## flow/run.sh

```bash
#!/bin/bash
# the make line also repeats each setting of config.mk as NAME=value (left out here)
make -C /OpenROAD-flow-scripts/flow DESIGN_CONFIG=/design/flow/config.mk WORK_HOME=/design/flow/orfs CLKGATE_MAP_FILE= finish
```

## flow/config.mk

```make
export PLATFORM = sky130hd
export DESIGN_NAME = cpu
export DESIGN_NICKNAME = cpu
export VERILOG_FILES = /design/flow/design.v
export SDC_FILE = /design/flow/constraint.sdc
export NUM_CORES = 4
export LEC_CHECK = 0
export ABC_AREA = 1
export CAP_MARGIN = 40
export CORE_MARGIN = 2
export CORE_UTILIZATION = 72
export CTS_CLUSTER_DIAMETER = 377
export CTS_CLUSTER_SIZE = 10
export SLEW_MARGIN = 20
export TNS_END_PERCENT = 5
```

## flow/constraint.sdc

```tcl
create_clock -name core_clock -period 5.92 [get_ports {clk}]
set_input_delay 1.1840 -clock core_clock [delete_from_list [all_inputs] [get_ports {clk}]]
set_output_delay 1.1840 -clock core_clock [all_outputs]
set_load 0.01 [all_outputs]
```

## flow/design.v

```verilog
module ALU(
    input  [31:0] val_A,
    input  [31:0] val_B,
    input  [2:0]  ALU_op,
    output logic [31:0] ALU_out,
    output logic [7:0]  ALU_flags
);
    logic [31:0] sum_result;
    logic [31:0] diff_result;
    logic        overflow_add, overflow_sub;
    logic        signed_ge, signed_lt, signed_gt, signed_le;
    always_comb begin
        sum_result = $signed(val_A) + $signed(val_B);
        diff_result = $signed(val_A) - $signed(val_B);
        overflow_add = (val_A[31] == val_B[31]) && (val_A[31] != sum_result[31]);
        overflow_sub = (val_A[31] != val_B[31]) && (val_A[31] != diff_result[31]);
        signed_ge = ($signed(val_A) >= $signed(val_B));
        signed_lt = ($signed(val_A) < $signed(val_B));
        signed_gt = ($signed(val_A) > $signed(val_B));
        signed_le = ($signed(val_A) <= $signed(val_B));
        case(ALU_op)
            3'b000: begin  
                ALU_out = sum_result;
                ALU_flags[4] = overflow_add;
            end
            3'b001: begin  
                ALU_out = diff_result;
                ALU_flags[4] = overflow_sub;
            end
            3'b010: begin  
                ALU_out = val_A & val_B;
                ALU_flags[4] = 1'b0;
            end
            3'b011: begin  
                ALU_out = val_A | val_B;
                ALU_flags[4] = 1'b0;
            end
            3'b100: begin  
                ALU_out = val_A ^ val_B;
                ALU_flags[4] = 1'b0;
            end
            3'b101: begin  
                ALU_out = ~val_A;
                ALU_flags[4] = 1'b0;
            end
            default: begin  
                ALU_out = 32'b0;
                ALU_flags[4] = 1'b0;
            end
        endcase
        ALU_flags[7] = ALU_out[31];                     
        ALU_flags[6] = (ALU_out == 32'b0);              
        ALU_flags[5] = 1'b0;                            
        ALU_flags[3] = signed_ge;                       
        ALU_flags[2] = signed_lt;                       
        ALU_flags[1] = signed_gt;                       
        ALU_flags[0] = signed_le;                       
    end
endmodule
module shifter(
    input  [31:0] shift_in,     
    input  [1:0]  shift_op,     
    input  [4:0]  shift_amt,    
    output logic [31:0] shift_out   
);
    logic [4:0] valid_shift_amt;
    logic [31:0] rotate_amount;
    assign valid_shift_amt = (shift_amt > 5'd31) ? 5'd31 : shift_amt;
    assign rotate_amount = 32 - valid_shift_amt;
    always_comb begin
        case (shift_op)
            2'b00: begin  
                shift_out = shift_in << valid_shift_amt;
            end
            2'b01: begin  
                shift_out = shift_in >> valid_shift_amt;
            end
            2'b10: begin  
                shift_out = $signed(shift_in) >>> valid_shift_amt;
            end
            2'b11: begin  
                if (valid_shift_amt == 5'd0) begin
                    shift_out = shift_in;   
                end else begin
                    shift_out = (shift_in >> valid_shift_amt) | 
                               (shift_in << rotate_amount);
                end
            end
            default: begin  
                shift_out = shift_in;
            end
        endcase
    end
endmodule
module status_reg_block(
    input  clk,
    input  rst_n,
    input         en_status,     
    input         status_rdy,    
    input  [31:0] status_in,     
    output logic [31:0] status_out   
);
    logic [31:0] status_reg;
    assign status_out = status_rdy ? status_in : status_reg;
    always_ff @(posedge clk or negedge rst_n) begin
        if (!rst_n) begin
            status_reg <= 32'b0;   
        end else if (en_status) begin
            status_reg <= status_in;
        end
    end
endmodule
module regfile(
    input  clk,
    input  [31:0] w_data1,
    input  [3:0]  w_addr1,
    input         w_en1,
    input  [31:0] w_data2,
    input  [3:0]  w_addr2,
    input         w_en2,
    input  [31:0] w_data_ldr,
    input  [3:0]  w_addr_ldr,
    input         w_en_ldr,
    input  [3:0]  A_addr,
    input  [3:0]  B_addr,
    input  [3:0]  shift_addr,
    input  [3:0]  str_addr,
    input  [3:0]  reg_addr,
    input  [1:0]  sel_pc,
    input         load_pc,
    input  [10:0] start_pc,
    input  [10:0] dp_pc,
    output logic [31:0] A_data,
    output logic [31:0] B_data,
    output logic [31:0] shift_data,
    output logic [31:0] str_data,
    output logic [10:0] pc_out,
    output logic [31:0] reg_output
);
    logic [31:0] registers[1:15];   
    logic [10:0] pc_in;
    assign A_data      = (A_addr == 4'd0)     ? 32'b0 : registers[A_addr];
    assign B_data      = (B_addr == 4'd0)     ? 32'b0 : registers[B_addr];
    assign shift_data  = (shift_addr == 4'd0) ? 32'b0 : registers[shift_addr];
    assign str_data    = (str_addr == 4'd0)   ? 32'b0 : registers[str_addr];
    assign reg_output  = (reg_addr == 4'd0)   ? 32'b0 : registers[reg_addr];
    assign pc_out      = registers[4'd15][10:0];   
    assign pc_in       = pc_out + 1'b1;
    always_ff @(posedge clk) begin
        if (w_en1 && w_addr1 != 4'd0) begin
            registers[w_addr1] <= w_data1;
        end else if (w_en2 && w_addr2 != 4'd0) begin
            registers[w_addr2] <= w_data2;
        end else if (w_en_ldr && w_addr_ldr != 4'd0) begin
            registers[w_addr_ldr] <= w_data_ldr;
        end
        if (load_pc) begin
            case (sel_pc)
                2'b01: registers[4'd15] <= {21'b0, start_pc};
                2'b11: registers[4'd15] <= {21'b0, dp_pc};
                default: registers[4'd15] <= {21'b0, pc_in};
            endcase
        end
    end
endmodule
module idecoder(
    input  [31:0] instr,      
    output logic [3:0]  cond,       
    output logic [6:0]  opcode,     
    output logic        en_status,  
    output logic [3:0]  rn,         
    output logic [3:0]  rd,         
    output logic [3:0]  rs,         
    output logic [3:0]  rm,         
    output logic [1:0]  shift_op,   
    output logic [4:0]  imm5,       
    output logic [11:0] imm12,      
    output logic [23:0] imm24,      
    output logic        P,          
    output logic        U,          
    output logic        W           
);
    logic type_I;    
    logic type_RS;   
    assign cond = instr[31:28];       
    assign type_I = instr[25];        
    assign P = instr[24];             
    assign U = instr[23];             
    assign W = instr[21];             
    assign en_status = instr[20];     
    assign rn = instr[19:16];         
    assign rd = instr[15:12];         
    assign rs = instr[11:8];          
    assign rm = instr[3:0];           
    assign shift_op = instr[6:5];     
    assign imm5 = instr[11:7];        
    assign imm12 = instr[11:0];       
    assign imm24 = instr[23:0];       
    assign type_RS = ~type_I & (instr[4] == 1'b1);
    always_comb begin
        case (instr[27:26])
            2'b00: begin  
                if (instr[27:21] == 7'b0011001) begin  
                    opcode = 7'b0000000;
                end else if (instr[27:21] == 7'b0001000) begin  
                    opcode = 7'b0000001;
                end else if (instr[27:21] == 7'b0001001) begin  
                    if (instr[5] == 1'b0) begin   
                        opcode = 7'b1001001;
                    end else begin               
                        opcode = 7'b1001101;
                    end
                end else begin
                    if (type_I) begin
                        case (instr[24:21])
                            4'b0100: opcode = 7'b0000100;  
                            4'b0010: opcode = 7'b0001001;  
                            4'b1010: opcode = 7'b0001010;  
                            4'b0000: opcode = 7'b0001011;  
                            4'b1100: opcode = 7'b0001100;  
                            4'b0001: opcode = 7'b0001101;  
                            4'b1101: opcode = 7'b0000000;  
                            default: opcode = 7'b0000001;  
                        endcase
                    end else if (type_RS) begin
                        case (instr[24:21])
                            4'b0100: opcode = 7'b0111000;  
                            4'b0010: opcode = 7'b0111001;  
                            4'b1010: opcode = 7'b0111010;  
                            4'b0000: opcode = 7'b0111011;  
                            4'b1100: opcode = 7'b0111100;  
                            4'b0001: opcode = 7'b0111101;  
                            4'b1101: opcode = 7'b0110000;  
                            default: opcode = 7'b0000001;  
                        endcase
                    end else begin
                        case (instr[24:21])
                            4'b0100: opcode = 7'b0011000;  
                            4'b0010: opcode = 7'b0011001;  
                            4'b1010: opcode = 7'b0011010;  
                            4'b0000: opcode = 7'b0011011;  
                            4'b1100: opcode = 7'b0011100;  
                            4'b0001: opcode = 7'b0011101;  
                            4'b1101: opcode = 7'b0010000;  
                            default: opcode = 7'b0000001;  
                        endcase
                    end
                end
            end
            2'b01: begin  
                if (instr[20] == 1'b1) begin  
                    if (instr[25] == 1'b0) begin  
                        if (instr[19:16] == 4'b1111) begin  
                            opcode = 7'b1000000;
                        end else begin  
                            opcode = 7'b1100000;
                        end
                    end else begin  
                        opcode = 7'b1101000;
                    end
                end else begin  
                    if (instr[25] == 1'b0) begin  
                        opcode = 7'b1110000;
                    end else begin  
                        opcode = 7'b1111000;
                    end
                end
            end
            2'b10: begin  
                if (instr[25:24] == 2'b10) begin  
                    opcode = 7'b1001000;
                end else begin  
                    opcode = 7'b1001100;
                end
            end
            default: begin  
                opcode = 7'b0000001;  
            end
        endcase
    end
endmodule
module controller(
    input  clk,
    input  rst_n,
    input  [6:0]  opcode,
    input  [31:0] status_reg,
    input  [3:0]  cond,
    input         P,
    input         U,
    input         W,
    input         en_status_decode,
    output logic         waiting,
    output logic         w_en1,
    output logic         w_en2,
    output logic         w_en_ldr,
    output logic         sel_load_LR,
    output logic [1:0]   sel_A_in,
    output logic [1:0]   sel_B_in,
    output logic [1:0]   sel_shift_in,
    output logic         en_A,
    output logic         en_B,
    output logic         en_C,
    output logic         en_S,
    output logic         sel_A,
    output logic         sel_B,
    output logic         sel_post_indexing,
    output logic [2:0]   ALU_op,
    output logic         en_status,
    output logic         status_rdy,
    output logic         load_ir,
    output logic         load_pc,
    output logic [1:0]   sel_pc,
    output logic         ram_w_en1,
    output logic         ram_w_en2
);
    localparam [3:0] RESET = 4'd0;
    localparam [3:0] FETCH = 4'd1;
    localparam [3:0] FETCH_WAIT = 4'd2;
    localparam [3:0] DECODE = 4'd3;
    localparam [3:0] EXECUTE = 4'd4;
    localparam [3:0] MEMORY_INCREMENT_PC = 4'd5;
    localparam [3:0] MEMORY_WAIT = 4'd6;
    localparam [3:0] WRITE_BACK = 4'd7;
    localparam [3:0] LOAD_PC_START = 4'd8;
    localparam [6:0] NOP = 7'b0000000;
    localparam [6:0] HLT = 7'b0000001;
    localparam [6:0] MOV_I = 7'b0001000;
    localparam [3:0] CMP = 4'b1010;
    localparam [2:0] ALU_ADD = 3'b000;
    localparam [2:0] ALU_SUB = 3'b001;
    localparam [2:0] ALU_AND = 3'b010;
    localparam [2:0] ALU_ORR = 3'b011;
    localparam [2:0] ALU_XOR = 3'b100;
    logic N, Z, C, V;
    assign N = status_reg[31];
    assign Z = status_reg[30];
    assign C = status_reg[29];
    assign V = status_reg[28];
    logic [3:0] state;
    always_ff @(posedge clk or negedge rst_n) begin
        if (!rst_n) begin
            state <= RESET;
        end else begin
            case (state)
                RESET: begin
                    state <= LOAD_PC_START;
                end
                LOAD_PC_START: begin
                    state <= FETCH;
                end
                FETCH: begin
                    state <= FETCH_WAIT;
                end
                FETCH_WAIT: begin
                    state <= DECODE;
                end
                DECODE: begin
                    state <= EXECUTE;
                end
                EXECUTE: begin
                    state <= MEMORY_INCREMENT_PC;
                end
                MEMORY_INCREMENT_PC: begin
                    state <= MEMORY_WAIT;
                end
                MEMORY_WAIT: begin
                    state <= WRITE_BACK;
                end
                WRITE_BACK: begin
                    state <= FETCH;
                end
                default: begin
                    state <= RESET;
                end
            endcase
        end
    end
    always_comb begin
        waiting = 1'b1;
        w_en1 = 1'b0;
        w_en2 = 1'b0;
        w_en_ldr = 1'b0;
        sel_load_LR = 1'b0;
        sel_A_in = 2'b00;
        sel_B_in = 2'b00;
        sel_shift_in = 2'b00;
        en_A = 1'b0;
        en_B = 1'b0;
        en_C = 1'b0;
        en_S = 1'b0;
        sel_A = 1'b0;
        sel_B = 1'b0;
        sel_post_indexing = 1'b0;
        ALU_op = ALU_ADD;
        en_status = 1'b0;
        status_rdy = 1'b0;
        load_ir = 1'b0;
        load_pc = 1'b0;
        sel_pc = 2'b00;
        ram_w_en1 = 1'b0;
        ram_w_en2 = 1'b0;
        case (state)
            RESET: begin
                waiting = 1'b1;
            end
            LOAD_PC_START: begin
                waiting = 1'b1;
                load_pc = 1'b1;
                sel_pc = 2'b01;
            end
            FETCH: begin
                waiting = 1'b1;
            end
            FETCH_WAIT: begin
                waiting = 1'b1;
            end
            DECODE: begin
                waiting = 1'b1;
                load_ir = 1'b1;
            end
            EXECUTE: begin
                waiting = 1'b1;
                if (opcode[6] == 1'b0 && cond != 4'b1111) begin
                    if (opcode[3]) begin
                        en_A = 1'b1;
                    end
                    if (opcode[4]) begin
                        en_B = 1'b1;
                    end
                    en_S = 1'b1;
                    if (opcode[4]) begin
                        sel_shift_in = 2'b00;
                    end else begin
                        sel_shift_in = 2'b00;
                    end
                end 
                else if (opcode[6:5] == 2'b11 || opcode[6:3] == 4'b1000) begin
                    if (opcode[3] == 1'b0) begin
                        if (opcode[6:4] == 3'b100) begin  
                            sel_A_in = 2'b11;  
                        end
                        sel_B_in = 2'b00;  
                        en_A = 1'b1;
                        en_B = 1'b0;
                        en_S = 1'b0;
                        sel_shift_in = 2'b00;
                    end 
                    else begin
                        sel_A_in = 2'b00;  
                        sel_B_in = 2'b00;  
                        en_A = 1'b1;
                        en_B = 1'b1;
                        en_S = 1'b1;
                        sel_shift_in = 2'b00;
                    end
                end 
                else if (opcode[6:3] == 4'b1001) begin
                    en_A = 1'b0;
                    if (opcode[1]) begin
                        en_B = 1'b1;
                    end
                    en_S = 1'b1;
                    sel_shift_in = 2'b11;
                end
            end
            MEMORY_INCREMENT_PC: begin
                waiting = 1'b1;
                en_C = 1'b1;
                if (opcode[6] == 1'b0 && cond != 4'b1111) begin
                    sel_pc = 2'b00;
                    load_pc = 1'b1;
                    case (opcode[2:0])
                        3'b000: ALU_op = ALU_ADD;
                        3'b001: ALU_op = ALU_SUB;
                        3'b010: ALU_op = ALU_AND;
                        3'b011: ALU_op = ALU_ORR;
                        3'b100: ALU_op = ALU_XOR;
                        default: ALU_op = ALU_ADD;
                    endcase
                    if (opcode[3] == 1'b0) begin
                        sel_A = 1'b1;
                    end
                    if (opcode[4] == 1'b0) begin
                        sel_B = 1'b1;
                    end
                    sel_post_indexing = 1'b0;
                    sel_load_LR = 1'b0;
                    en_status = en_status_decode;
                    if (opcode[3:0] != CMP) begin
                        w_en1 = 1'b1;
                    end
                    ram_w_en2 = 1'b0;
                end 
                else if (opcode[6:5] == 2'b11 || opcode[6:3] == 4'b1000) begin
                    sel_pc = 2'b00;
                    load_pc = 1'b1;
                    if (U == 1'b0) begin
                        ALU_op = ALU_SUB;
                    end else begin
                        ALU_op = ALU_ADD;
                    end
                    sel_A = 1'b0;  
                    sel_post_indexing = ~P;
                    if (opcode[3] == 1'b1) begin
                        sel_B = 1'b0;  
                    end else begin
                        sel_B = 1'b1;  
                    end
                    sel_load_LR = 1'b0;
                    en_status = en_status_decode;
                    w_en1 = 1'b0;
                    w_en2 = ~P | W;
                    if (opcode[4] == 1'b1) begin  
                        ram_w_en2 = 1'b1;
                    end else begin  
                        ram_w_en2 = 1'b0;
                    end
                end 
                else if (opcode[6:3] == 4'b1001) begin
                    if ((cond == 4'b0000 && Z) || 
                        (cond == 4'b0001 && ~Z) || 
                        (cond == 4'b0010 && C) || 
                        (cond == 4'b0011 && ~C) || 
                        (cond == 4'b0100 && N) || 
                        (cond == 4'b0101 && ~N) || 
                        (cond == 4'b0110 && V) || 
                        (cond == 4'b0111 && ~V) || 
                        (cond == 4'b1000 && C && ~Z) || 
                        (cond == 4'b1001 && (~C || Z)) || 
                        (cond == 4'b1010 && (N == V)) || 
                        (cond == 4'b1011 && (N != V)) || 
                        (cond == 4'b1100 && (~Z && (N == V))) || 
                        (cond == 4'b1101 && (Z || (N != V))) || 
                        (cond == 4'b1110)) begin
                        sel_pc = 2'b11;
                        load_pc = 1'b1;
                    end else begin
                        sel_pc = 2'b00;
                        load_pc = 1'b1;
                    end
                    if (opcode[2] == 1'b1) begin
                        w_en1 = 1'b1;
                        sel_load_LR = 1'b0;
                    end
                    ALU_op = ALU_ADD;
                    sel_A = 1'b1;
                    if (opcode[1] == 1'b1) begin
                        sel_B = 1'b0;
                    end else begin
                        sel_B = 1'b1;
                    end
                    sel_post_indexing = 1'b0;
                    en_status = 1'b0;
                end
            end
            MEMORY_WAIT: begin
                waiting = 1'b1;
                status_rdy = 1'b1;
            end
            WRITE_BACK: begin
                waiting = 1'b1;
                if (opcode[6:4] == 3'b110 || opcode[6:3] == 4'b1000) begin
                    w_en_ldr = 1'b1;
                end
            end
            default: begin
                waiting = 1'b1;
            end
        endcase
    end
endmodule
module datapath(
    input  clk,
    input  rst_n,
    input  [3:0]  w_addr1,
    input         w_en1,
    input  [3:0]  w_addr2,
    input         w_en2,
    input  [3:0]  w_addr_ldr,
    input         w_en_ldr,
    input  [31:0] w_data_ldr,
    input  [3:0]  A_addr,
    input  [3:0]  B_addr,
    input  [3:0]  shift_addr,
    input  [3:0]  str_addr,
    input  [3:0]  reg_addr,       
    input  [1:0]  sel_pc,
    input         load_pc,
    input  [10:0] start_pc,
    input  [1:0]  sel_A_in,
    input  [1:0]  sel_B_in,
    input  [1:0]  sel_shift_in,
    input         en_A,
    input         en_B,
    input         en_S,
    input  [31:0] shift_imme,
    input         sel_shift,
    input  [1:0]  shift_op,
    input         sel_A,
    input         sel_B,
    input         sel_post_indexing,
    input  [31:0] imme_data,
    input  [2:0]  ALU_op,
    input         en_status,
    input         status_rdy,
    input  [31:0] LR_in,
    input         sel_load_LR,
    output logic [31:0] datapath_out,
    output logic [31:0] status_out,
    output logic [31:0] str_data,
    output logic [10:0] PC,
    output logic [31:0] reg_output
);  
    logic [31:0] A_data, B_data, shift_data, str_data_rf;
    logic [10:0] pc_out;
    logic [31:0] reg_output_rf;
    logic [31:0] shift_out;
    logic [31:0] val_A, val_B, ALU_out, shift_amt, status_in;
    logic [7:0]  ALU_flags;
    logic [31:0] A_in, B_in, shift_in;
    logic [31:0] A_reg, B_reg, S_reg, status_out_reg;
    logic [31:0] w_data1;
    logic [3:0]  w_addr1_in;
    assign PC = pc_out;
    assign reg_output = reg_output_rf;
    assign status_out = status_out_reg;
    assign str_data = str_data_rf;
    regfile regfile(
        .clk(clk),
        .w_data1(w_data1),
        .w_addr1(w_addr1_in),
        .w_en1(w_en1),
        .w_data2(ALU_out),
        .w_addr2(w_addr2),
        .w_en2(w_en2),
        .w_data_ldr(w_data_ldr),
        .w_addr_ldr(w_addr_ldr),
        .w_en_ldr(w_en_ldr),
        .sel_pc(sel_pc),
        .load_pc(load_pc),
        .start_pc(start_pc),
        .dp_pc(ALU_out[10:0]),
        .A_addr(A_addr),
        .B_addr(B_addr),
        .shift_addr(shift_addr),
        .str_addr(str_addr),
        .A_data(A_data),
        .B_data(B_data),
        .shift_data(shift_data),
        .str_data(str_data_rf),
        .pc_out(pc_out),
        .reg_output(reg_output_rf),
        .reg_addr(reg_addr)
    );
    shifter shifter(
        .shift_in(B_reg),
        .shift_op(shift_op),
        .shift_amt(S_reg[4:0]),
        .shift_out(shift_out)
    );
    ALU alu(
        .val_A(val_A),
        .val_B(val_B),
        .ALU_op(ALU_op),
        .ALU_out(ALU_out),
        .ALU_flags(ALU_flags)
    );
    status_reg_block status_reg(
        .clk(clk),
        .rst_n(rst_n),
        .en_status(en_status),
        .status_rdy(status_rdy),
        .status_in(status_in),
        .status_out(status_out_reg)
    );
    assign status_in = {24'b0, ALU_flags};
    assign datapath_out = sel_post_indexing ? val_A : ALU_out;
    assign w_data1 = sel_load_LR ? LR_in : ALU_out;
    assign w_addr1_in = sel_load_LR ? 4'd14 : w_addr1;   
    assign val_A = sel_A ? 32'b0 : A_reg;
    assign val_B = sel_B ? imme_data : shift_out; 
    assign shift_amt = sel_shift ? shift_in : shift_imme;
    always_comb begin
        case (sel_A_in)
            2'b00: A_in = A_data;         
            2'b01: A_in = ALU_out;        
            2'b11: A_in = {21'b0, pc_out};  
            default: A_in = A_data;
        endcase
    end
    always_comb begin
        case (sel_B_in)
            2'b00: B_in = B_data;         
            2'b01: B_in = ALU_out;        
            2'b11: B_in = val_B;          
            default: B_in = B_data;
        endcase
    end
    always_comb begin
        case (sel_shift_in)
            2'b00: shift_in = shift_data;  
            2'b01: shift_in = ALU_out;     
            2'b11: shift_in = 32'b0;       
            default: shift_in = shift_data;
        endcase
    end
    always_ff @(posedge clk or negedge rst_n) begin
        if (!rst_n) begin
            A_reg <= 32'b0;
        end else if (en_A) begin
            A_reg <= A_in;
        end
    end
    always_ff @(posedge clk or negedge rst_n) begin
        if (!rst_n) begin
            B_reg <= 32'b0;
        end else if (en_B) begin
            B_reg <= B_in;
        end
    end
    always_ff @(posedge clk or negedge rst_n) begin
        if (!rst_n) begin
            S_reg <= 32'b0;
        end else if (en_S) begin
            S_reg <= shift_amt;
        end
    end
endmodule
module cpu (
    input  clk,
    input  rst_n,
    input  [31:0] instr,
    input  [31:0] ram_data2,
    input  [10:0] start_pc,
    input  [3:0]  reg_addr,   
    output logic         waiting,
    output logic         ram_w_en1,
    output logic         ram_w_en2,
    output logic [10:0]  ram_addr2,
    output logic [31:0]  ram_in2,
    output logic [31:0]  status_out,
    output logic [31:0]  datapath_out,
    output logic [10:0]  pc_out,
    output logic [31:0]  reg_output
);
    logic [31:0] instr_reg;
    logic [3:0]  cond;            
    logic [6:0]  opcode;          
    logic        en_status_decode;  
    logic [3:0]  rn, rd, rs, rm;  
    logic [1:0]  shift_op;        
    logic [4:0]  imm5;            
    logic [11:0] imm12;           
    logic [23:0] imm24;           
    logic        P, U, W;         
    logic [3:0] rt;
    assign rt = rd;
    logic [31:0] status_out_dp;
    logic [31:0] datapath_out_dp;
    logic [31:0] str_data_dp;
    logic [10:0] pc_out_dp;
    logic [31:0] reg_output_dp;
    logic        waiting_ctrl;
    logic        w_en1, w_en2, w_en_ldr, sel_load_LR;
    logic [1:0]  sel_A_in, sel_B_in, sel_shift_in;
    logic        en_A, en_B, en_C, en_S;
    logic        sel_A, sel_B, sel_post_indexing;
    logic [2:0]  ALU_op;
    logic        en_status, status_rdy_ctrl;
    logic        load_ir, load_pc_ctrl;
    logic [1:0]  sel_pc_ctrl;
    logic        ram_w_en1_ctrl, ram_w_en2_ctrl;
    assign waiting = waiting_ctrl;
    assign status_out = status_out_dp;
    assign datapath_out = datapath_out_dp;
    assign pc_out = pc_out_dp;
    assign reg_output = reg_output_dp;
    assign ram_addr2 = datapath_out_dp[10:0];
    assign ram_in2 = str_data_dp;
    assign ram_w_en1 = ram_w_en1_ctrl;
    assign ram_w_en2 = ram_w_en2_ctrl;
    idecoder idecoder(
        .instr(instr_reg),
        .cond(cond),
        .opcode(opcode),
        .en_status(en_status_decode),
        .rn(rn),
        .rd(rd),
        .rs(rs),
        .rm(rm),
        .shift_op(shift_op),
        .imm5(imm5),
        .imm12(imm12),
        .imm24(imm24),
        .P(P),
        .U(U),
        .W(W)
    );
    datapath datapath(
        .clk(clk),
        .rst_n(rst_n),
        .LR_in(ram_data2),
        .sel_load_LR(sel_load_LR),
        .w_addr1(rd),
        .w_en1(w_en1),
        .w_addr2(rn),
        .w_en2(w_en2),
        .w_addr_ldr(rt),            
        .w_en_ldr(w_en_ldr),
        .w_data_ldr(ram_data2),     
        .A_addr(rn),
        .B_addr(rm),
        .shift_addr(rs),
        .str_addr(rt),
        .reg_addr(reg_addr),        
        .sel_pc(sel_pc_ctrl),
        .load_pc(load_pc_ctrl),
        .start_pc(start_pc),
        .sel_A_in(sel_A_in),
        .sel_B_in(sel_B_in),
        .sel_shift_in(sel_shift_in),
        .en_A(en_A),
        .en_B(en_B),
        .en_S(en_S),
        .shift_imme({27'd0, imm5}),
        .sel_shift(1'b0),           
        .shift_op(shift_op),
        .sel_A(sel_A),
        .sel_B(sel_B),
        .sel_post_indexing(sel_post_indexing),
        .imme_data({20'd0, imm12}),
        .ALU_op(ALU_op),
        .en_status(en_status),
        .status_rdy(status_rdy_ctrl),
        .datapath_out(datapath_out_dp),
        .status_out(status_out_dp),
        .str_data(str_data_dp),
        .PC(pc_out_dp),
        .reg_output(reg_output_dp)
    );
    controller controller(
        .clk(clk),
        .rst_n(rst_n),
        .opcode(opcode),
        .status_reg(status_out_dp),
        .cond(cond),
        .P(P),
        .U(U),
        .W(W),
        .en_status_decode(en_status_decode),
        .waiting(waiting_ctrl),
        .w_en1(w_en1),
        .w_en2(w_en2),
        .w_en_ldr(w_en_ldr),
        .sel_load_LR(sel_load_LR),
        .sel_A_in(sel_A_in),
        .sel_B_in(sel_B_in),
        .sel_shift_in(sel_shift_in),
        .en_A(en_A),
        .en_B(en_B),
        .en_C(en_C),
        .en_S(en_S),
        .sel_A(sel_A),
        .sel_B(sel_B),
        .sel_post_indexing(sel_post_indexing),
        .ALU_op(ALU_op),
        .en_status(en_status),
        .status_rdy(status_rdy_ctrl),
        .load_ir(load_ir),
        .load_pc(load_pc_ctrl),
        .sel_pc(sel_pc_ctrl),
        .ram_w_en1(ram_w_en1_ctrl),
        .ram_w_en2(ram_w_en2_ctrl)
    );
    always_ff @(posedge clk or negedge rst_n) begin
        if (!rst_n) begin
            instr_reg <= 32'b0;
        end else if (load_ir) begin
            instr_reg <= instr;
        end
    end
endmodule
```

==> results.py, run 1 <==
# Flow results
metrics = {
    "run_status": {
        "stop_error": "[ERROR GRT-0116] Global routing finished with congestion. Check the congestion regions in the DRC Viewer.",
        "failing_step": "global routing (5_1_grt)",
        "status": "aborted with a tool error",
    },
    "place": {
        "portBuffers": 206,
        "place_ws_ps": -1240,
        "post-dp-hpwl_mm": 162,
        "placed_area_um2": 57900,
        "routabilityCongestion": 1.29,
        "dpl.cell_count": 8698,
    },
    "floorplanning": {
        "die_area_um2": 70900,
        "die_h_um": 266,
        "core_area_um2": 68300,
        "fp_util": 0.725,
        "die_w_um": 266,
        "pin_count": 234,
        "num_rows": 96,
    },
    "logic_synthesis": {
        "syn_inst": 7279,
        "synthTopCellsByArea": "edfxtp_1 (28%), o21ai_0 (15%), nand2_1 (9.8%)",
        "top_area_cell": "edfxtp_1",
        "muxShareOfSynthArea": 0.00636,
        "edf_count": 459,
        "synth-compound-area-share": 0.303,
        "logic_family": "AND-OR/OR-AND gates",
        "ys_types": 63,
        "ys_cells": 7279,
        "syn_area_um2": 49500,
        "ys_sh_xor": 0.00831,
        "async_reset_ff_frac": 0.189,
        "yosysWarnings": 8,
        "yosys.area_share.simple": 0.206,
        "avgSynthCellArea_um2": 6.81,
        "ys_sh_adder": 0.0299,
        "common_cells": "o21ai_0 (1,463), nand2_1 (1,293), a21oi_1 (691), nor2_1 (650), inv_1 (643)",
        "ys.flops": 592,
        "top_cell": "o21ai_0",
        "yosysSeqAreaShare": 0.343,
        "synth-main-ff-cell": "edfxtp_1",
        "yosysChipArea_um2": 49500,
        "yosys.area.top_type_share": 0.278,
    },
    "clock_network": {
        "cts.sinks": 592,
        "root_buffer": "clkbuf_16",
        "clock_path_buffers": 3,
        "cts_hold_buf": 0,
        "cts_buffers": 69,
        "ctsHtreeMaxLevel": 3,
    },
    "grt": {
        "track_usage": 0.756,
        "overflow": 53,
    },
}
-- metrics by stage --
step,hold slack [ps],power (W)
2_1_floorplan,431,0.0115
4_1_cts,494,0.0228
3_5_place_dp,466,0.0183
3_3_place_gp,449,0.0180
-- what timing repair did --
action                     in CTS
pin swaps                      56
buffers inserted               29
gates cloned                    0
setup endpoints to repair      50
resized                       371
-- per-layer routing --
metal	GRT overflow	track usage
met5	0	0.290
met2	28	0.917
met1	0	0.783
met3	0	0.605
met4	25	0.691
==> run 2: changes to the inputs <==
ABC_AREA = not set   (was 1)
CAP_MARGIN = 20   (was 40)
CELL_PAD_IN_SITES_GLOBAL_PLACEMENT = 3   (was not set)
CORE_UTILIZATION = 48   (was 72)
CTS_CLUSTER_DIAMETER = not set   (was 377)
CTS_CLUSTER_SIZE = 79   (was 10)
GPL_ROUTABILITY_DRIVEN = 0   (was not set)
HOLD_SLACK_MARGIN = 0.03   (was not set)
MAX_ROUTING_LAYER = met5   (was not set)
MIN_ROUTING_LAYER = met1   (was not set)
SETUP_SLACK_MARGIN = 0.17   (was not set)
clock period = 10.1 ns   (was 5.92 ns; I/O delays follow)
==> run 2 against run 1 <==
Compared with the run above: the run now finishes clean; die size up 45%; synthesized cell count shrank 38%; synthesized area is 3.0% lower.
==> results.py, run 2 <==
# Flow results
metrics = {
    "clock_network": {
        "cts_hold_buf": 0,
        "ctsHtreeMaxLevel": 3,
        "cts.sinks": 592,
        "clock_path_buffers": 3,
        "clk_pin_slew_worst_paths_ps": 60,
        "cts_tree": "done",
        "clock_latency_ps": 680,
        "root_buffer": "clkbuf_16",
        "cts_buffers": 74,
    },
    "logic_synthesis": {
        "ys_sh_adder": 0.0310,
        "ys.flops": 592,
        "yosys.area.top_type_share": 0.287,
        "syn_area_um2": 48000,
        "synth-compound-area-share": 0.176,
        "yosysSeqAreaShare": 0.354,
        "yosysWarnings": 8,
        "ys_cells": 4497,
        "yosys.area_share.simple": 0.100,
        "yosysChipArea_um2": 48000,
        "top_cell": "edfxtp_1",
        "ys_types": 117,
        "async_reset_ff_frac": 0.189,
        "ys_sh_xor": 0.00675,
        "synthTopCellsByArea": "edfxtp_1 (29%), mux4_2 (20%), dfrtp_1 (5.8%)",
        "top_area_cell": "edfxtp_1",
        "edf_count": 459,
        "common_cells": "edfxtp_1 (459), nand2_1 (425), mux4_2 (417), nor2_1 (399), clkbuf_1 (303)",
        "muxShareOfSynthArea": 0.281,
        "syn_inst": 4497,
        "avgSynthCellArea_um2": 10.7,
        "logic_family": "multiplexers",
        "synth-main-ff-cell": "edfxtp_1",
    },
    "floorplanning": {
        "core_area_um2": 99700,
        "die_area_um2": 103000,
        "fp_util": 0.482,
        "die_h_um": 320,
        "num_rows": 116,
        "die_w_um": 320,
        "pin_count": 234,
    },
    "run_status": {
        "status": "finished clean",
    },
    "worst_hold_path": {
        "min_path_type": "reg -> reg",
        "min_delay_path_depth": 1,
        "holdPathEnd": "datapath.status_reg.status_reg[1]",
        "holdCritStartpoint": "datapath.status_reg.status_reg[1]",
    },
    "detailed_routing": {
        "wirelength_mm": 207,
        "via_per_inst": 7.05,
        "dr.pass1.iters": 6,
        "vias": 42000,
        "avgRoutedWirePerCell_um": 34.8,
        "remaining_drc_errors": 0,
        "detail-route-antenna-nets": 0,
        "drtIter0Drc": 5960,
    },
    "final_timing": {
        "tns_ps": 0,
        "final_hold_viol_count": 0,
        "setup_viol": 0,
        "maxSlewHeadroom": 0.221,
        "max_freq_mhz": 104,
        "setup_ws_ps": 439,
        "period_needed_ps": 9660,
        "finalCritPeriodShare": 0.957,
        "drv_slew": 0,
        "tightest_slew_ps": 1170,
        "rsz0062_at_grt": "false",
        "finClkSkew_ps": 50.2,
    },
    "layout": {
        "finalNetCount": 4789,
        "area.growth.synth_to_final_pct": 15.2,
        "fin_area_um2": 55300,
    },
    "power": {
        "pwr-share-seq": 0.288,
        "power_leakage_nw": 20.2,
        "p_clk_frac": 0.222,
        "p_sw_w": 0.00534,
        "power_w": 0.0126,
        "pwr-share-comb": 0.490,
        "intPower_w": 0.00723,
        "powerDensity_nw_per_um2": 227,
        "power_leader": "combinational logic",
        "p_clk_w": 0.00279,
        "seq_power_w": 0.00362,
        "vdd_drop_max_uv": 156,
        "comb-power_w": 0.00616,
        "netSwitchingFraction": 0.425,
    },
    "flow_run": {
        "cap_violations": 0,
        "warnings": 113,
    },
    "grt": {
        "overflow": 0,
        "grt_max_degree": 164,
        "grt_pass1_vias": 40200,
        "track_usage": 0.399,
        "grt_pass1_wl_mm": 294,
        "antenna_found_initial": 8,
    },
    "critical_path": {
        "cp-endpoint": "status_out[6]",
        "path_buffers": 4,
        "worstPathArrival_ps": 7640,
        "cpMostUsedCell": "or4_1",
        "cp_max_fo": 15,
        "r2r_end": "datapath.regfile.registers[14][30]",
        "endpoint_kind": "primary output",
        "reg2reg_slack_ps": 2900,
        "slowest_stage": "dfrtp_4",
        "worstSetupPathType": "reg -> out",
        "r2r_start": "datapath.S_reg[0]",
        "crit_start": "datapath.S_reg[0]",
        "cp_top_family": "AND-OR/OR-AND gates",
        "cpPeakStageDelay_ps": 540,
        "r2r_cells": 25,
        "worst-path-stages": 26,
        "cp-start-kind": "flop",
        "cp.required_ps": 8080,
    },
    "place": {
        "portBuffers": 206,
        "place_ws_ps": 183,
        "placed_area_um2": 52000,
        "post-dp-hpwl_mm": 141,
    },
}
[run 2: per-layer routing]
layer  GRT usage  vias up  routed length [um]
met1       0.522    20900               77600
met2       0.615     2729               93100
li1            -    17700                   -
met4       0.230       12               14300
met3      0.0882      581               22300
met5           0        -                  80
[run 2: repair_timing]
action,4_1_cts,5_1_grt
cloned,2,0
pin swaps,7,14
setup buffers,8,9
setup endpoints to repair,6,3
gates resized,73,77
[run 2: through the flow]
step / hold WS, ps / instances / util
2_1_floorplan: 450 / 4522 / -
3_3_place_gp: 462 / 5792 / 0.521
3_5_place_dp: 468 / 5794 / 0.521
4_1_cts: 483 / 5941 / 0.551
5_1_grt: 496 / 5950 / 0.555
6_report: 480 / 5951 / 0.555
[run 2: area by class of cell]
cell class              count  area (um2)
fillers                  8636       44400
multi-input cells        3361       29600
flip-flops and latches    592       17100
repair buffers            452        4110
clock buffers              98        2060
well taps                1298        1620
clock inverters            39         490
inverters                 110         417
diodes                      1        2.50
==> run 3: changes to the inputs <==
CAP_MARGIN = 40   (was 20)
CELL_PAD_IN_SITES_GLOBAL_PLACEMENT = not set   (was 3)
CORE_UTILIZATION = 10   (was 48)
CTS_CLUSTER_SIZE = not set   (was 79)
GPL_ROUTABILITY_DRIVEN = not set   (was 0)
HOLD_SLACK_MARGIN = not set   (was 0.03)
MAX_ROUTING_LAYER = not set   (was met5)
MIN_ROUTING_LAYER = not set   (was met1)
SETUP_SLACK_MARGIN = not set   (was 0.17)
TNS_END_PERCENT = not set   (was 5)
clock period = 16.5 ns   (was 10.1 ns; I/O delays follow)
==> run 3 against run 2 <==
Compared with the run above: flip-flop count stayed put; synthesized area unchanged; utilization decreased by 43 points; clock skew fell by 19 ps; first-iteration DRC count decreased by 2.3%; final area is 9.6% higher; global-route usage fell by 30 points.
==> results.py, run 3 <==
# Flow results
metrics = {
    "run_status": {
        "status": "finished clean",
    },
    "final_timing": {
        "setup_viol": 0,
        "period_needed_ps": 13310,
        "finClkSkew_ps": 31.3,
        "tns_ps": 0,
        "finalCritPeriodShare": 0.807,
        "drv_slew": 0,
        "final_hold_viol_count": 0,
        "tightest_slew_ps": 1140,
        "maxSlewHeadroom": 0.242,
        "max_freq_mhz": 75.1,
        "rsz0062_at_grt": "false",
    },
    "critical_path": {
        "worstSetupPathType": "reg -> out",
        "r2r_end": "datapath.status_reg.status_reg[6]",
        "cp_top_family": "AND-OR/OR-AND gates",
        "reg2reg_slack_ps": 8020,
        "slowest_stage": "dfrtp_4",
        "cpPeakStageDelay_ps": 870,
        "cp.required_ps": 13200,
        "cp-start-kind": "flop",
        "r2r_cells": 25,
        "cp-endpoint": "status_out[6]",
        "worstPathArrival_ps": 10010,
        "r2r_start": "datapath.S_reg[1]",
        "cp_max_fo": 48,
        "crit_start": "datapath.S_reg[1]",
        "path_buffers": 2,
        "worst-path-stages": 26,
        "endpoint_kind": "primary output",
    },
    "logic_synthesis": {
        "top_area_cell": "edfxtp_1",
        "muxShareOfSynthArea": 0.281,
        "ys.flops": 592,
        "syn_area_um2": 48000,
        "edf_count": 459,
        "top_cell": "edfxtp_1",
        "ys_sh_xor": 0.00675,
        "yosysWarnings": 8,
        "ys_types": 117,
        "synth-main-ff-cell": "edfxtp_1",
        "yosys.area_share.simple": 0.100,
        "synthTopCellsByArea": "edfxtp_1 (29%), mux4_2 (20%), dfrtp_1 (5.8%)",
        "ys_sh_adder": 0.0310,
        "syn_inst": 4497,
        "common_cells": "edfxtp_1 (459), nand2_1 (425), mux4_2 (417), nor2_1 (399), clkbuf_1 (303)",
        "yosys.area.top_type_share": 0.287,
        "yosysChipArea_um2": 48000,
        "avgSynthCellArea_um2": 10.7,
        "async_reset_ff_frac": 0.189,
        "logic_family": "multiplexers",
        "ys_cells": 4497,
        "synth-compound-area-share": 0.176,
        "yosysSeqAreaShare": 0.354,
    },
    "power": {
        "power_leader": "combinational logic",
        "powerDensity_nw_per_um2": 127,
        "netSwitchingFraction": 0.444,
        "pwr-share-seq": 0.290,
        "vdd_drop_max_uv": 68.9,
        "intPower_w": 0.00430,
        "p_clk_frac": 0.213,
        "p_clk_w": 0.00164,
        "power_leakage_nw": 19.8,
        "comb-power_w": 0.00384,
        "p_sw_w": 0.00343,
        "pwr-share-comb": 0.498,
        "power_w": 0.00773,
        "seq_power_w": 0.00224,
    },
    "clock_network": {
        "root_buffer": "clkbuf_16",
        "cts_buffers": 73,
        "clock_path_buffers": 3,
        "cts.sinks": 592,
        "cts_tree": "done",
        "cts_setup_buffers": 0,
        "ctsHtreeMaxLevel": 3,
        "cts_resized": 0,
        "clock_latency_ps": 690,
        "cts_hold_buf": 0,
        "clk_pin_slew_worst_paths_ps": 60,
    },
    "place": {
        "portBuffers": 206,
        "routabilityCongestion": 0.985,
        "post-dp-hpwl_mm": 176,
        "dpl.cell_count": 10900,
    },
    "flow_run": {
        "warnings": 108,
        "cap_violations": 0,
    },
    "floorplanning": {
        "die_h_um": 697,
        "die_w_um": 697,
        "fp_util": 0.100,
        "core_area_um2": 479000,
        "pin_count": 234,
        "num_rows": 254,
        "die_area_um2": 486000,
    },
    "layout": {
        "fillerInstances": 54300,
        "finalNetCount": 4736,
        "area.growth.synth_to_final_pct": 26.3,
        "stdcell_count": 11000,
    },
    "detailed_routing": {
        "dr.pass1.iters": 6,
        "detail-route-antenna-nets": 0,
        "wl_met2_mm": 104,
        "wirelength_mm": 241,
        "avgRoutedWirePerCell_um": 21.9,
        "wl_met3_mm": 31.5,
        "vias": 42200,
        "drtIter0Drc": 5821,
        "via_per_inst": 3.84,
        "routed.top_layer": "met5",
        "remaining_drc_errors": 0,
        "wl_met1_mm": 95.1,
    },
    "grt": {
        "overflow": 0,
        "grt_pass1_wl_mm": 330,
        "antenna_found_initial": 49,
        "grt_max_degree": 102,
        "grt_pass1_vias": 39100,
        "track_usage": 0.0946,
    },
    "worst_hold_path": {
        "min_path_type": "reg -> reg",
        "holdPathEnd": "datapath.status_reg.status_reg[2]",
        "min_delay_path_depth": 2,
        "holdCritStartpoint": "datapath.status_reg.status_reg[2]",
    },
}
run 3: layer usage:
metal | GRT usage | vias to the layer above
met5 | 0 | -
met4 | 0.0320 | 24
met3 | 0.0311 | 456
met2 | 0.144 | 3028
met1 | 0.125 | 21100
li1 | - | 17600
run 3: metrics by stage:
step           instance area, um2  utilization  hold slack [ps]  setup WS [ps]
6_report                    60700        0.127              481           3190
5_1_grt                     60700        0.127              500           2630
4_1_cts                     60500        0.126              482           3230
3_5_place_dp                58100        0.121              470           4020
3_3_place_gp                57500        0.120              462           3670
2_1_floorplan               48100            -              450           6490
run 3: cell type report:
cell class	count	area [um2]	area share
inverter	110	413	0.00680
tap	6400	8010	0.132
multi-input combinational	3361	29000	0.478
timing repair buffer	400	3810	0.0628
clock inverter	42	418	0.00689
sequential	592	17100	0.281
clock buffer	92	1970	0.0325
antenna	8	20.0	0.000330
==> run 4: changes to the inputs <==
CAP_MARGIN = 30   (was 40)
CORE_UTILIZATION = 66   (was 10)
CTS_CLUSTER_SIZE = 59   (was not set)
GPL_ROUTABILITY_DRIVEN = 1   (was not set)
MAX_ROUTING_LAYER = met5   (was not set)
PLACE_DENSITY = 0.6   (was not set)
TNS_END_PERCENT = 10   (was not set)
clock period = 5.09 ns   (was 16.5 ns; I/O delays follow)
==> run 4 against run 3 <==
Compared with the run above: die size decreased by 85%; synthesized area unchanged; synthesized cell count unchanged; the run now fails in global routing (5_1_grt).
==> results.py, run 4 <==
# Flow results
metrics = {
    "clock_network": {
        "cts.sinks": 592,
        "cts_buffers": 66,
        "root_buffer": "clkbuf_16",
        "clock_path_buffers": 3,
        "cts_hold_buf": 0,
        "ctsHtreeMaxLevel": 3,
    },
    "logic_synthesis": {
        "ys_sh_xor": 0.00675,
        "ys.flops": 592,
        "synthTopCellsByArea": "edfxtp_1 (29%), mux4_2 (20%), dfrtp_1 (5.8%)",
        "syn_inst": 4497,
        "ys_types": 117,
        "top_cell": "edfxtp_1",
        "logic_family": "multiplexers",
        "top_area_cell": "edfxtp_1",
        "async_reset_ff_frac": 0.189,
        "muxShareOfSynthArea": 0.281,
        "yosys.area.top_type_share": 0.287,
        "yosys.area_share.simple": 0.100,
        "yosysSeqAreaShare": 0.354,
        "yosysChipArea_um2": 48000,
        "synth-compound-area-share": 0.176,
        "yosysWarnings": 8,
        "syn_area_um2": 48000,
        "ys_cells": 4497,
        "ys_sh_adder": 0.0310,
        "avgSynthCellArea_um2": 10.7,
        "edf_count": 459,
        "common_cells": "edfxtp_1 (459), nand2_1 (425), mux4_2 (417), nor2_1 (399), clkbuf_1 (303)",
        "synth-main-ff-cell": "edfxtp_1",
    },
    "floorplanning": {
        "die_w_um": 274,
        "pin_count": 234,
        "num_rows": 98,
        "die_h_um": 274,
        "fp_util": 0.670,
        "die_area_um2": 75000,
        "core_area_um2": 71700,
    },
    "place": {
        "routabilityCongestion": 1.13,
        "dpl.cell_count": 6250,
        "portBuffers": 206,
        "post-dp-hpwl_mm": 161,
    },
    "grt": {
        "track_usage": 0.859,
        "overflow": 254,
    },
    "run_status": {
        "failing_step": "global routing (5_1_grt)",
        "stop_error": "[ERROR GRT-0116] Global routing finished with congestion. Check the congestion regions in the DRC Viewer.",
        "status": "aborted with a tool error",
    },
}
[run 4: per-stage QoR]
stage / worst slack, ps / TNS, ps / cell area (um2)
2_1_floorplan: -1810 / -62770 / 48500
3_3_place_gp: -3290 / -596630 / 58300
3_5_place_dp: -3240 / -594340 / 58300
4_1_cts: -3050 / -418810 / 62400
[run 4: metal layers]
| metal | overflow | GRT usage |
|---|---|---|
| met3 | 22 | 0.781 |
| met2 | 120 | 0.954 |
| met1 | 13 | 0.860 |
| met4 | 96 | 0.838 |
| met5 | 3 | 0.581 |
[run 4: timing repair]
action	CTS
setup endpoints to repair	506
cloned	1
gates resized	462
pin swaps	116
setup buffers	86
==> run 5: changes to the inputs <==
CAP_MARGIN = 40   (was 30)
CORE_UTILIZATION = 40   (was 66)
CTS_CLUSTER_SIZE = not set   (was 59)
GPL_ROUTABILITY_DRIVEN = not set   (was 1)
MAX_ROUTING_LAYER = not set   (was met5)
PLACE_DENSITY = not set   (was 0.6)
TNS_END_PERCENT = not set   (was 10)
clock period = 14.9 ns   (was 5.09 ns; I/O delays follow)
==> run 5 against run 4 <==
Compared with the run above: the run now finishes clean; synthesized cell count unchanged; synthesized area unchanged; die size rose by 64%.
==> results.py, run 5 <==
# Flow results
metrics = {
    "run_status": {
        "status": "finished clean",
    },
    "logic_synthesis": {
        "yosysChipArea_um2": 48000,
        "yosys.area.top_type_share": 0.287,
        "synthTopCellsByArea": "edfxtp_1 (29%), mux4_2 (20%), dfrtp_1 (5.8%)",
        "edf_count": 459,
        "muxShareOfSynthArea": 0.281,
        "avgSynthCellArea_um2": 10.7,
        "ys_sh_xor": 0.00675,
        "common_cells": "edfxtp_1 (459), nand2_1 (425), mux4_2 (417), nor2_1 (399), clkbuf_1 (303)",
        "yosys.area_share.simple": 0.100,
        "ys_cells": 4497,
        "yosysWarnings": 8,
        "synth-main-ff-cell": "edfxtp_1",
        "async_reset_ff_frac": 0.189,
        "top_area_cell": "edfxtp_1",
        "top_cell": "edfxtp_1",
        "synth-compound-area-share": 0.176,
        "ys_types": 117,
        "ys_sh_adder": 0.0310,
        "ys.flops": 592,
        "yosysSeqAreaShare": 0.354,
        "syn_area_um2": 48000,
        "syn_inst": 4497,
        "logic_family": "multiplexers",
    },
    "clock_network": {
        "clk_pin_slew_worst_paths_ps": 60,
        "cts_tree": "done",
        "root_buffer": "clkbuf_16",
        "cts_buffers": 71,
        "cts.sinks": 592,
        "cts_setup_buffers": 0,
        "ctsHtreeMaxLevel": 3,
        "cts_resized": 0,
        "clock_latency_ps": 660,
        "clock_path_buffers": 3,
        "cts_hold_buf": 0,
    },
    "power": {
        "intPower_w": 0.00470,
        "vdd_drop_max_uv": 116,
        "pwr-share-comb": 0.480,
        "p_clk_w": 0.00182,
        "powerDensity_nw_per_um2": 152,
        "power_leader": "combinational logic",
        "netSwitchingFraction": 0.431,
        "seq_power_w": 0.00248,
        "pwr-share-seq": 0.300,
        "comb-power_w": 0.00397,
        "p_clk_frac": 0.220,
        "p_sw_w": 0.00356,
        "power_leakage_nw": 19.7,
    },
    "final_timing": {
        "tns_ps": 0,
        "tightest_slew_ps": 1080,
        "rsz0062_at_grt": "false",
        "setup_ws_ps": 1560,
        "max_freq_mhz": 75.0,
        "final_hold_viol_count": 0,
        "period_needed_ps": 13340,
        "finalCritPeriodShare": 0.895,
        "finClkSkew_ps": 31.4,
        "maxSlewHeadroom": 0.281,
        "setup_viol": 0,
        "drv_slew": 0,
    },
    "flow_run": {
        "warnings": 105,
        "cap_violations": 0,
    },
    "floorplanning": {
        "pin_count": 234,
        "num_rows": 127,
        "core_area_um2": 119000,
        "fp_util": 0.402,
        "die_h_um": 351,
        "die_w_um": 351,
        "die_area_um2": 123000,
    },
    "critical_path": {
        "crit_start": "datapath.S_reg[0]",
        "r2r_cells": 23,
        "endpoint_kind": "primary output",
        "cpPeakStageDelay_ps": 740,
        "worst-path-stages": 24,
        "r2r_end": "datapath.status_reg.status_reg[6]",
        "cp-endpoint": "status_out[6]",
        "cp-start-kind": "flop",
        "reg2reg_slack_ps": 5850,
        "path_buffers": 2,
        "cp_max_fo": 41,
        "path_cells": "nor3_1 -> nand2_1 -> inv_1 -> ha_1 -> nand2b_1 -> nor2_1 -> nand2_1 -> o21ai_0 -> a21oi_1 -> o31ai_1 -> ha_1 -> nor3_1 -> o31ai_1 -> a311oi_1 -> o31ai_2 -> o21bai_1 -> a311oi_1 -> o2111ai_1 -> a221oi_1 -> nand3b_1 -> or4_1 -> or4_1 -> o21ai_1 -> clkdlybuf4s50_1",
        "worstPathArrival_ps": 10360,
        "r2r_start": "datapath.S_reg[0]",
        "worstSetupPathType": "reg -> out",
        "cp.required_ps": 11920,
        "slowest_stage": "a221oi_1",
        "cp_top_family": "AND-OR/OR-AND gates",
    },
    "detailed_routing": {
        "wirelength_mm": 210,
        "avgRoutedWirePerCell_um": 33.9,
        "drtIter0Drc": 5856,
        "detail-route-antenna-nets": 0,
        "via_per_inst": 6.81,
        "dr.pass1.iters": 6,
        "remaining_drc_errors": 0,
        "vias": 42200,
    },
    "grt": {
        "overflow": 0,
        "grt_pass1_vias": 39600,
        "track_usage": 0.335,
        "grt_max_degree": 80,
        "grt_pass1_wl_mm": 297,
        "antenna_found_initial": 10,
    },
    "layout": {
        "finalNetCount": 4717,
        "final_core_util": 0.456,
        "area.growth.synth_to_final_pct": 13.4,
        "fillerInstances": 11200,
        "regArea_um2": 17100,
        "logic_area_um2": 29000,
    },
    "worst_hold_path": {
        "min_delay_path_depth": 2,
        "holdPathEnd": "datapath.status_reg.status_reg[7]",
        "holdCritStartpoint": "datapath.status_reg.status_reg[7]",
        "min_path_type": "reg -> reg",
    },
    "place": {
        "portBuffers": 206,
        "routabilityCongestion": 1.05,
        "post-dp-hpwl_mm": 143,
        "place_ws_ps": 2610,
    },
}
==> run 5: layout make-up <==
class                   count  area share
well taps                1612      0.0370
inverters                 110     0.00758
flip-flops and latches    592       0.313
clock buffers              99      0.0377
clock inverters            32     0.00620
repair buffers            383      0.0660
diodes                      3    0.000138
multi-input cells        3361       0.532
==> run 5: per-layer routing <==
layer	track usage	vias to the layer above	share of wire
li1	-	17600	-
met3	0.0915	632	0.13
met4	0.167	14	0.060
met1	0.445	21000	0.38
met2	0.506	2959	0.44
met5	0	-	0.00041
==> run 5: metrics by stage <==
step	cells	power [W]	instance area (um2)	hold slack, ps
after floorplan	4522	0.00464	48100	450
after global placement	6010	0.00629	51500	463
after detailed placement	6051	0.00632	52000	470
after CTS	6182	0.00814	54400	484
after global routing	6189	0.00857	54500	506
final	6192	0.00826	54500	480
==> run 6: changes to the inputs <==
CORE_UTILIZATION = 71   (was 40)
CTS_CLUSTER_SIZE = 17   (was not set)
PLACE_DENSITY = 0.54   (was not set)
SETUP_SLACK_MARGIN = 0.88   (was not set)
SLEW_MARGIN = 5   (was 20)
clock period = 7.24 ns   (was 14.9 ns; I/O delays follow)
==> run 6 against run 5 <==
Compared with the run above: the run now fails in global routing (5_1_grt); die size decreased by 43%; synthesized cell count unchanged; synthesized area unchanged.
==> results.py, run 6 <==
# Flow results
metrics = {
    "run_status": {
        "failing_step": "global routing (5_1_grt)",
        "stop_error": "[ERROR GRT-0116] Global routing finished with congestion. Check the congestion regions in the DRC Viewer.",
        "status": "aborted with a tool error",
    },
    "floorplanning": {
        "die_area_um2": 69800,
        "pin_count": 234,
        "fp_util": 0.717,
        "core_area_um2": 67000,
        "die_w_um": 264,
        "num_rows": 95,
        "die_h_um": 264,
    },
    "place": {
        "post-dp-hpwl_mm": 156,
        "portBuffers": 206,
        "routabilityCongestion": 1.19,
        "place_ws_ps": -1290,
    },
    "logic_synthesis": {
        "avgSynthCellArea_um2": 10.7,
        "ys_cells": 4497,
        "yosysSeqAreaShare": 0.354,
        "yosys.area.top_type_share": 0.287,
        "logic_family": "multiplexers",
        "synth-main-ff-cell": "edfxtp_1",
        "async_reset_ff_frac": 0.189,
        "ys.flops": 592,
        "syn_inst": 4497,
        "muxShareOfSynthArea": 0.281,
        "ys_types": 117,
        "synth-compound-area-share": 0.176,
        "top_cell": "edfxtp_1",
        "common_cells": "edfxtp_1 (459), nand2_1 (425), mux4_2 (417), nor2_1 (399), clkbuf_1 (303)",
        "top_area_cell": "edfxtp_1",
        "yosysChipArea_um2": 48000,
        "synthTopCellsByArea": "edfxtp_1 (29%), mux4_2 (20%), dfrtp_1 (5.8%)",
        "ys_sh_xor": 0.00675,
        "syn_area_um2": 48000,
        "yosys.area_share.simple": 0.100,
        "ys_sh_adder": 0.0310,
        "edf_count": 459,
        "yosysWarnings": 8,
    },
    "clock_network": {
        "ctsHtreeMaxLevel": 2,
        "clock_path_buffers": 3,
        "root_buffer": "clkbuf_16",
        "cts_buffers": 61,
        "cts_hold_buf": 0,
        "cts.sinks": 592,
    },
    "grt": {
        "track_usage": 0.931,
        "overflow": 940,
    },
}
## run 6: metrics by stage
| stage | hold WS [ps] | area [um2] | power [W] | TNS (ps) | std cells |
|---|---|---|---|---|---|
| 2_1_floorplan | 450 | 48400 | 0.00960 | -90.1 | 4522 |
| 3_3_place_gp | 462 | 56500 | 0.0143 | -9200 | 6009 |
| 3_5_place_dp | 472 | 56700 | 0.0147 | -11100 | 6035 |
| 4_1_cts | 487 | 60300 | 0.0190 | -15850 | 6205 |
## run 6: per-layer routing
metal  GRT usage  GRT overflow
met4       0.936           319
met5       0.780            18
met3       0.874           138
met1       0.923            95
met2       0.998           370
## run 6: timing repair
item / 4_1_cts
endpoints found under the setup margin: 186
cloned: 3
gates resized: 414
setup buffers: 52
pin swaps: 77
==> run 7: changes to the inputs <==
CAP_MARGIN = 20   (was 40)
CORE_UTILIZATION = 70   (was 71)
CTS_CLUSTER_SIZE = 35   (was 17)
PLACE_DENSITY = not set   (was 0.54)
SETUP_SLACK_MARGIN = 1.63   (was 0.88)
SLEW_MARGIN = 20   (was 5)
clock period = 9.05 ns   (was 7.24 ns; I/O delays follow)
==> run 7 against run 6 <==
Compared with the run above: the run again fails in global routing (5_1_grt); die size rose by 1.4%; synthesized cell count stayed put; synthesized area stayed put.
==> results.py, run 7 <==
# Flow results
metrics = {
    "logic_synthesis": {
        "synth-main-ff-cell": "edfxtp_1",
        "ys_sh_adder": 0.0310,
        "async_reset_ff_frac": 0.189,
        "avgSynthCellArea_um2": 10.7,
        "syn_area_um2": 48000,
        "yosysWarnings": 8,
        "synthTopCellsByArea": "edfxtp_1 (29%), mux4_2 (20%), dfrtp_1 (5.8%)",
        "synth-compound-area-share": 0.176,
        "ys_sh_xor": 0.00675,
        "yosys.area.top_type_share": 0.287,
        "logic_family": "multiplexers",
        "yosysChipArea_um2": 48000,
        "top_area_cell": "edfxtp_1",
        "muxShareOfSynthArea": 0.281,
        "ys.flops": 592,
        "syn_inst": 4497,
        "common_cells": "edfxtp_1 (459), nand2_1 (425), mux4_2 (417), nor2_1 (399), clkbuf_1 (303)",
        "ys_types": 117,
        "yosysSeqAreaShare": 0.354,
        "ys_cells": 4497,
        "top_cell": "edfxtp_1",
        "yosys.area_share.simple": 0.100,
        "edf_count": 459,
    },
    "floorplanning": {
        "num_rows": 96,
        "fp_util": 0.704,
        "core_area_um2": 68200,
        "die_w_um": 266,
        "pin_count": 234,
        "die_h_um": 266,
        "die_area_um2": 70700,
    },
    "place": {
        "placed_area_um2": 52600,
        "dpl.cell_count": 5515,
        "post-dp-hpwl_mm": 142,
        "portBuffers": 206,
        "place_ws_ps": -57.2,
        "routabilityCongestion": 1.11,
    },
    "grt": {
        "overflow": 78,
        "track_usage": 0.848,
    },
    "clock_network": {
        "root_buffer": "clkbuf_16",
        "cts.sinks": 592,
        "ctsHtreeMaxLevel": 3,
        "cts_buffers": 66,
        "cts_hold_buf": 0,
        "clock_path_buffers": 3,
    },
    "run_status": {
        "status": "aborted with a tool error",
        "failing_step": "global routing (5_1_grt)",
        "stop_error": "[ERROR GRT-0232] Routing congestion too high. Check the congestion heatmap in the GUI.",
    },
}
[run 7: stage by stage]
step / TNS [ps] / total power (W) / hold WS, ps / util
floorplan: 0 / 0.00766 / 450 / -
global placement: -19.0 / 0.0106 / 462 / 0.770
detailed placement: -57.2 / 0.0107 / 470 / 0.771
CTS: 0 / 0.0141 / 484 / 0.829
[run 7: per-layer routing]
layer  GRT usage  GRT overflow
met3       0.772             9
met1       0.853             6
met5       0.586             1
met2       0.941            25
met4       0.818            37
[run 7: repair_timing]
item                                    CTS
resized                                 304
cloned                                    8
endpoints found under the setup margin   62
setup buffers                            80
pin swaps                                67
==> run 8: changes to the inputs <==
ABC_AREA = 1   (was not set)
CAP_MARGIN = 40   (was 20)
CORE_ASPECT_RATIO = 0.69   (was not set)
CORE_UTILIZATION = 72   (was 70)
CTS_CLUSTER_DIAMETER = 342   (was not set)
CTS_CLUSTER_SIZE = 99   (was 35)
PLACE_DENSITY = 0.38   (was not set)
SETUP_SLACK_MARGIN = 2.21   (was 1.63)
clock period = 7.58 ns   (was 9.05 ns; I/O delays follow)
==> run 8 against run 7 <==
Compared with the run above: the run again fails in global routing (5_1_grt); synthesized cell count up 62%; synthesized area up 3.1%; die size up 0.30%.
==> results.py, run 8 <==
# Flow results
metrics = {
    "logic_synthesis": {
        "yosys.area_share.simple": 0.206,
        "ys_types": 63,
        "async_reset_ff_frac": 0.189,
        "avgSynthCellArea_um2": 6.81,
        "syn_area_um2": 49500,
        "syn_inst": 7279,
        "synth-main-ff-cell": "edfxtp_1",
        "yosysChipArea_um2": 49500,
        "common_cells": "o21ai_0 (1,463), nand2_1 (1,293), a21oi_1 (691), nor2_1 (650), inv_1 (643)",
        "yosysWarnings": 8,
        "ys_cells": 7279,
        "logic_family": "AND-OR/OR-AND gates",
        "synth-compound-area-share": 0.303,
        "edf_count": 459,
        "yosys.area.top_type_share": 0.278,
        "yosysSeqAreaShare": 0.343,
        "muxShareOfSynthArea": 0.00636,
        "top_cell": "o21ai_0",
        "top_area_cell": "edfxtp_1",
        "ys_sh_adder": 0.0299,
        "ys_sh_xor": 0.00831,
        "synthTopCellsByArea": "edfxtp_1 (28%), o21ai_0 (15%), nand2_1 (9.8%)",
        "ys.flops": 592,
    },
    "clock_network": {
        "cts_hold_buf": 0,
        "ctsHtreeMaxLevel": 1,
        "clock_path_buffers": 3,
        "cts.sinks": 592,
        "root_buffer": "clkbuf_16",
        "cts_buffers": 9,
    },
    "place": {
        "post-dp-hpwl_mm": 145,
        "dpl.cell_count": 8116,
        "routabilityCongestion": 1.35,
        "portBuffers": 206,
    },
    "floorplanning": {
        "pin_count": 234,
        "num_rows": 79,
        "die_w_um": 320,
        "die_h_um": 222,
        "fp_util": 0.732,
        "die_area_um2": 71000,
        "core_area_um2": 67700,
    },
    "run_status": {
        "stop_error": "[ERROR GRT-0232] Routing congestion too high. Check the congestion heatmap in the GUI.",
        "failing_step": "global routing (5_1_grt)",
        "status": "aborted with a tool error",
    },
    "grt": {
        "overflow": 78,
        "track_usage": 0.733,
    },
}
run 8: metrics by stage:
| step | area [um2] | total power (W) | setup slack, ps |
|---|---|---|---|
| 2_1_floorplan | 50000 | 0.00914 | 1910 |
| 3_5_place_dp | 53400 | 0.0127 | -426 |
| 3_3_place_gp | 53300 | 0.0126 | -469 |
| 4_1_cts | 55600 | 0.0145 | 295 |
run 8: per-layer routing:
layer  overflow  track usage
met3          1        0.574
met1          0        0.806
met2         42        0.866
met4         35        0.627
met5          0        0.279
run 8: timing repair:
item / 4_1_cts
setup buffers: 76
pin swaps: 108
hold endpoints to repair: 0
setup endpoints to repair: 421
resized: 496
gates cloned: 8
==> run 9: changes to the inputs <==
ABC_AREA = not set   (was 1)
CAP_MARGIN = 15   (was 40)
CORE_ASPECT_RATIO = not set   (was 0.69)
CORE_UTILIZATION = 68   (was 72)
CTS_CLUSTER_DIAMETER = 27   (was 342)
CTS_CLUSTER_SIZE = 61   (was 99)
MAX_ROUTING_LAYER = met4   (was not set)
PLACE_DENSITY = not set   (was 0.38)
SETUP_SLACK_MARGIN = 1.93   (was 2.21)
clock period = 7.45 ns   (was 7.58 ns; I/O delays follow)
==> run 9 against run 8 <==
Compared with the run above: the flow again stops in global routing (5_1_grt); synthesized cell count fell by 38%; die size rose by 2.6%; synthesized area fell by 3.0%.
==> results.py, run 9 <==
# Flow results
metrics = {
    "run_status": {
        "status": "aborted with a tool error",
        "failing_step": "global routing (5_1_grt)",
        "stop_error": "[ERROR GRT-0116] Global routing finished with congestion. Check the congestion regions in the DRC Viewer.",
    },
    "clock_network": {
        "root_buffer": "clkbuf_16",
        "cts_hold_buf": 0,
        "ctsHtreeMaxLevel": 4,
        "clock_path_buffers": 3,
        "cts_buffers": 138,
        "cts.sinks": 592,
    },
    "logic_synthesis": {
        "synth-compound-area-share": 0.176,
        "syn_area_um2": 48000,
        "synth-main-ff-cell": "edfxtp_1",
        "syn_inst": 4497,
        "ys.flops": 592,
        "top_area_cell": "edfxtp_1",
        "yosysWarnings": 8,
        "synthTopCellsByArea": "edfxtp_1 (29%), mux4_2 (20%), dfrtp_1 (5.8%)",
        "common_cells": "edfxtp_1 (459), nand2_1 (425), mux4_2 (417), nor2_1 (399), clkbuf_1 (303)",
        "top_cell": "edfxtp_1",
        "muxShareOfSynthArea": 0.281,
        "async_reset_ff_frac": 0.189,
        "ys_sh_xor": 0.00675,
        "yosys.area_share.simple": 0.100,
        "edf_count": 459,
        "ys_sh_adder": 0.0310,
        "ys_cells": 4497,
        "logic_family": "multiplexers",
        "yosysChipArea_um2": 48000,
        "yosysSeqAreaShare": 0.354,
        "avgSynthCellArea_um2": 10.7,
        "ys_types": 117,
        "yosys.area.top_type_share": 0.287,
    },
    "floorplanning": {
        "num_rows": 97,
        "die_w_um": 270,
        "die_area_um2": 72800,
        "core_area_um2": 70000,
        "die_h_um": 270,
        "pin_count": 234,
        "fp_util": 0.686,
    },
    "place": {
        "place_ws_ps": -1110,
        "routabilityCongestion": 1.13,
        "portBuffers": 206,
        "dpl.cell_count": 6065,
        "post-dp-hpwl_mm": 154,
    },
    "grt": {
        "track_usage": 0.980,
        "overflow": 2161,
    },
}
==> run 9: per-stage QoR <==
stage / instance area [um2] / hold WS [ps] / power (W)
global placement: 56700 / 460 / 0.0141
floorplan: 48600 / 450 / 0.00945
detailed placement: 56700 / 471 / 0.0144
CTS: 64100 / 478 / 0.0225
==> run 9: layer usage <==
metal  GRT usage  GRT overflow
met1       0.954           313
met3       0.939           445
met4       0.992           599
met5           -             -
met2        1.03           804
==> run 9: what timing repair did <==
action	in CTS
pin swaps	83
gates resized	507
buffers inserted	120
setup endpoints to repair	557
cloned	7
No activity file was given, so power comes from the tool's default toggle rates.
